== job 4400 ==
// main
module main(clk, rst, mem_rdata, mem_addr, mem_wdata, mem_we);
For scale: about 1200 cells after synthesis, about 140 flip-flops.
make LEC_CHECK=0 CAP_MARGIN=0 CELL_PAD_IN_SITES_DETAIL_PLACEMENT=1 CELL_PAD_IN_SITES_GLOBAL_PLACEMENT=1 CORE_ASPECT_RATIO=1.72 CORE_MARGIN=7 CORE_UTILIZATION=47 CTS_CLUSTER_DIAMETER=197 CTS_CLUSTER_SIZE=82 GPL_ROUTABILITY_DRIVEN=0 MAX_ROUTING_LAYER=met4 PLACE_DENSITY_LB_ADDON=0.3 SETUP_SLACK_MARGIN=0.56 SLEW_MARGIN=40 TNS_END_PERCENT=45 finish   # period 6.74 ns
run.sh (not shown) runs the stock make flow with config.mk's settings and CLKGATE_MAP_FILE=.
Job 4400: flow completed, timing, DRC and antenna clean
Modified inputs, job 6585 compared to job 4400
==> flow/config.mk <==
export PLATFORM = sky130hd
export DESIGN_NAME = main
export DESIGN_NICKNAME = main
export VERILOG_FILES = /design/flow/design.v
export SDC_FILE = /design/flow/constraint.sdc
export NUM_CORES = 4
export LEC_CHECK = 0
export ABC_AREA = 1
export CAP_MARGIN = 20
export CORE_MARGIN = 2
export CORE_UTILIZATION = 62
export SLEW_MARGIN = 20
==> flow/constraint.sdc <==
create_clock -name core_clock -period 3.92 [get_ports {clk}]
set_input_delay 0.7840 -clock core_clock [delete_from_list [all_inputs] [get_ports {clk}]]
set_output_delay 0.7840 -clock core_clock [all_outputs]
set_load 0.01 [all_outputs]
==> results <==
- Every run in job 6585 and job 4400 closed cleanly, with the single exception of job 6585.
- Job 6585 completed end to end; final checks failed (negative setup slack).
- When job 6585 is measured against job 4400, its first-pass GRT wire length turns out about 4.7% lower.
- Job 6585 against job 4400: post-synthesis instance area fell 1.3%, overall power after layout rose 99%.
- Lower area of the multi-input gates goes to job 6585 over job 4400.
- clock as the power group with the largest share was reported by job 4400, and combinational logic by job 6585.
- Diff job 6585 and job 4400: post-route clock period utilization higher in job 6585
- The proportion of cell area occupied by multi-input gates of job 6585 is lower than that of job 4400.
- Higher number of buffers inserted by post-CTS setup repair among job 6585 and job 4400: job 6585
What job 8992 does differently from job 6585 at the input level:
--- a/flow/config.mk
+++ b/flow/config.mk
@@ -9,4 +9,5 @@
 export CAP_MARGIN = 20
 export CORE_MARGIN = 2
-export CORE_UTILIZATION = 62
+export CORE_UTILIZATION = 40
+export SETUP_SLACK_MARGIN = 1.48
 export SLEW_MARGIN = 20
==> flow/constraint.sdc <==
create_clock -name core_clock -period 5.5 [get_ports {clk}]
set_input_delay 1.1000 -clock core_clock [delete_from_list [all_inputs] [get_ports {clk}]]
set_output_delay 1.1000 -clock core_clock [all_outputs]
set_load 0.01 [all_outputs]
## What came out
Job 8992: full flow OK, the timing, DRC and antenna checks passed. Changes observed in job 8992 relative to job 6585: insertion delay to the later sink of the worst-skew pair went down; combinational power went down; final cell count went down; first-pass GRT wire length went down; count of clock-net buffers in the final layout went up. Delta (job 8992 minus job 6585): filler cell count saw an increase, utilization saw a decrease, largest vdd supply drop saw a decrease, number of placement rows saw an increase, routed wire length saw a decrease.

---

## xenon
Starting RTL as in the previous note.
## main
module main(clk, rst, mem_rdata, mem_addr, mem_wdata, mem_we);
	input clk, rst;
	input [15:0] mem_rdata;       
	output [7:0] mem_addr;
	output [7:0] mem_wdata;
	output mem_we;
	wire PCWrite, IRWrite, S, AdrSrc, MemWrite, RegSrc1, ExtenderShift, RegWrite;
	wire [1:0] RegSrc0, ALUSrcA, ALUSrcB, ResultSrc, ImmSrc;
	wire [3:0] ALUControl;
	wire [3:0] FLAGS;
	wire [15:0] Instr;
	wire [2:0] IMM_VAL_7;
	wire [7:0] IMM_VAL_1;
	assign ImmSrc = Instr[15:14];
	assign IMM_VAL_7 = 7;
	assign IMM_VAL_1 = 1;
	assign mem_we = MemWrite;
	controller CTRL(
		.clk(clk),
		.rst(rst),
		.FLAGS(FLAGS),
		.Instr(Instr),
		.PCWrite(PCWrite),
		.IRWrite(IRWrite),
		.S(S),
		.AdrSrc(AdrSrc),
		.MemWrite(MemWrite),
		.RegSrc1(RegSrc1),
		.ExtenderShift(ExtenderShift),
		.RegWrite(RegWrite),
		.RegSrc0(RegSrc0),
		.ALUSrcA(ALUSrcA),
		.ALUSrcB(ALUSrcB),
		.ResultSrc(ResultSrc),
		.ALUControl(ALUControl)
	);
	datapath DUT(
		AdrSrc,
		PCWrite,
		MemWrite,
		IRWrite,
		RegSrc1,
		ExtenderShift,
		RegWrite,
		clk,
		rst,
		S,
		ALUControl,
		ALUSrcA,
		ALUSrcB,
		IMM_VAL_1,
		IMM_VAL_7,
		ImmSrc,
		RegSrc0,
		ResultSrc,
		mem_rdata,
		FLAGS,
		Instr,
		mem_addr,
		mem_wdata
	);
endmodule
clock: 5.29 ns
lec_check: 0
cap_margin: 0
cell_pad_in_sites_global_placement: 0
core_margin: 2
core_utilization: 72
cts_cluster_diameter: 93
hold_slack_margin: -0.09
max_routing_layer: met5
setup_slack_margin: 0.3
slew_margin: 20
tns_end_percent: 85
In xenon the implementation completed, yet the final layout does not meet the checks, the culprit being setup timing.
Input-level comparison between ember and xenon:
- a deleted CELL_PAD_IN_SITES_GLOBAL_PLACEMENT that had been 0
- a deleted SETUP_SLACK_MARGIN that had been 0.3
- a change of CAP_MARGIN from 0 to 20
- a deleted CTS_CLUSTER_DIAMETER that had been 93
- a deleted TNS_END_PERCENT that had been 85
- a change of CORE_UTILIZATION from 72 to 33
- a deleted HOLD_SLACK_MARGIN that had been -0.09
- a deleted MAX_ROUTING_LAYER that had been met5
- a change of the clock period (ns, I/O delays scaled along) from 5.29 to 8.07
==> results <==
Part of the total power dissipated in combinational logic in ember vs xenon: down 3.3 points
ember ends up with a number of global-route vias before repair that is about 20% lower than in xenon.
In ember, share of the core filled with cells is lower than in xenon.
Count of clock-buffer cells in the layout (ember over xenon): increase, 2
Post-placement setup slack, ember and xenon: smaller value in xenon
Against xenon, largest net degree at the start of global routing in ember rose slightly.
Number of non-clock buffers in the layout ends up lower on ember.
Having completed the whole flow, ember delivered a layout that passed the timing, DRC and antenna checks.
What onyx does differently from ember at the input level:
- CORE_UTILIZATION: 33 -> 64
- SETUP_SLACK_MARGIN: unset -> 0.94
- the clock period (ns, I/O delays scaled along): 8.07 -> 3.76
### Flow results
onyx did not finish: a tool error stopped it during 5_1_grt. Diff ember -> onyx | final weighted congestion in routability-driven placement | up by a little under 10%. Area of the mapped netlist delta (ember -> onyx): insignificant. Placed instance count (higher): onyx. Diff onyx and ember: die boundary height lower in onyx. Comparing ember against onyx, there is no change at all in average instance area after synthesis.
Relative to onyx, the following input files were edited for amber:
- SETUP_SLACK_MARGIN no longer set, was 0.94
- ABC_AREA now 1, previously not set
- CORE_UTILIZATION now 72, was 64
- CTS_CLUSTER_SIZE now 100, previously not set
- the clock period (ns, I/O delays scaled along) now 4.93, was 3.76
==> results <==
Across onyx and amber, no clean finish was achieved.
Ran to the end and failed final checks on setup timing: amber.
onyx is listed as incomplete: the tool reported an error in 5_1_grt and the run ended there.
When amber is set beside onyx, its vertical die dimension turns out to be 6.1% smaller.
Compared with onyx, area reported by Yosys stat in amber decreased slightly.
amber vs onyx on synthesized cell count: amber is the higher one.
Post-CTS setup-driven buffer insertion count ended up 25 lower on amber than on onyx.
amber gives less area fraction in mux cells than onyx did.
Number of placed instances with taps included, amber vs onyx: up by a few percent
Looking at starting density of the core, amber sits 8.3 points above onyx.
onyx reports its top logic cell family in the synthesized netlist as AND-OR/OR-AND gates while amber reports simple AND/OR/NAND/NOR gates.
On share of synthesized area occupied by flip-flops and latches, the higher figure sits with amber, not onyx.
As far as buffer depth of the longest clock path goes, onyx and amber are indistinguishable; the numbers are identical.
Power and IR drop assume default switching activity.
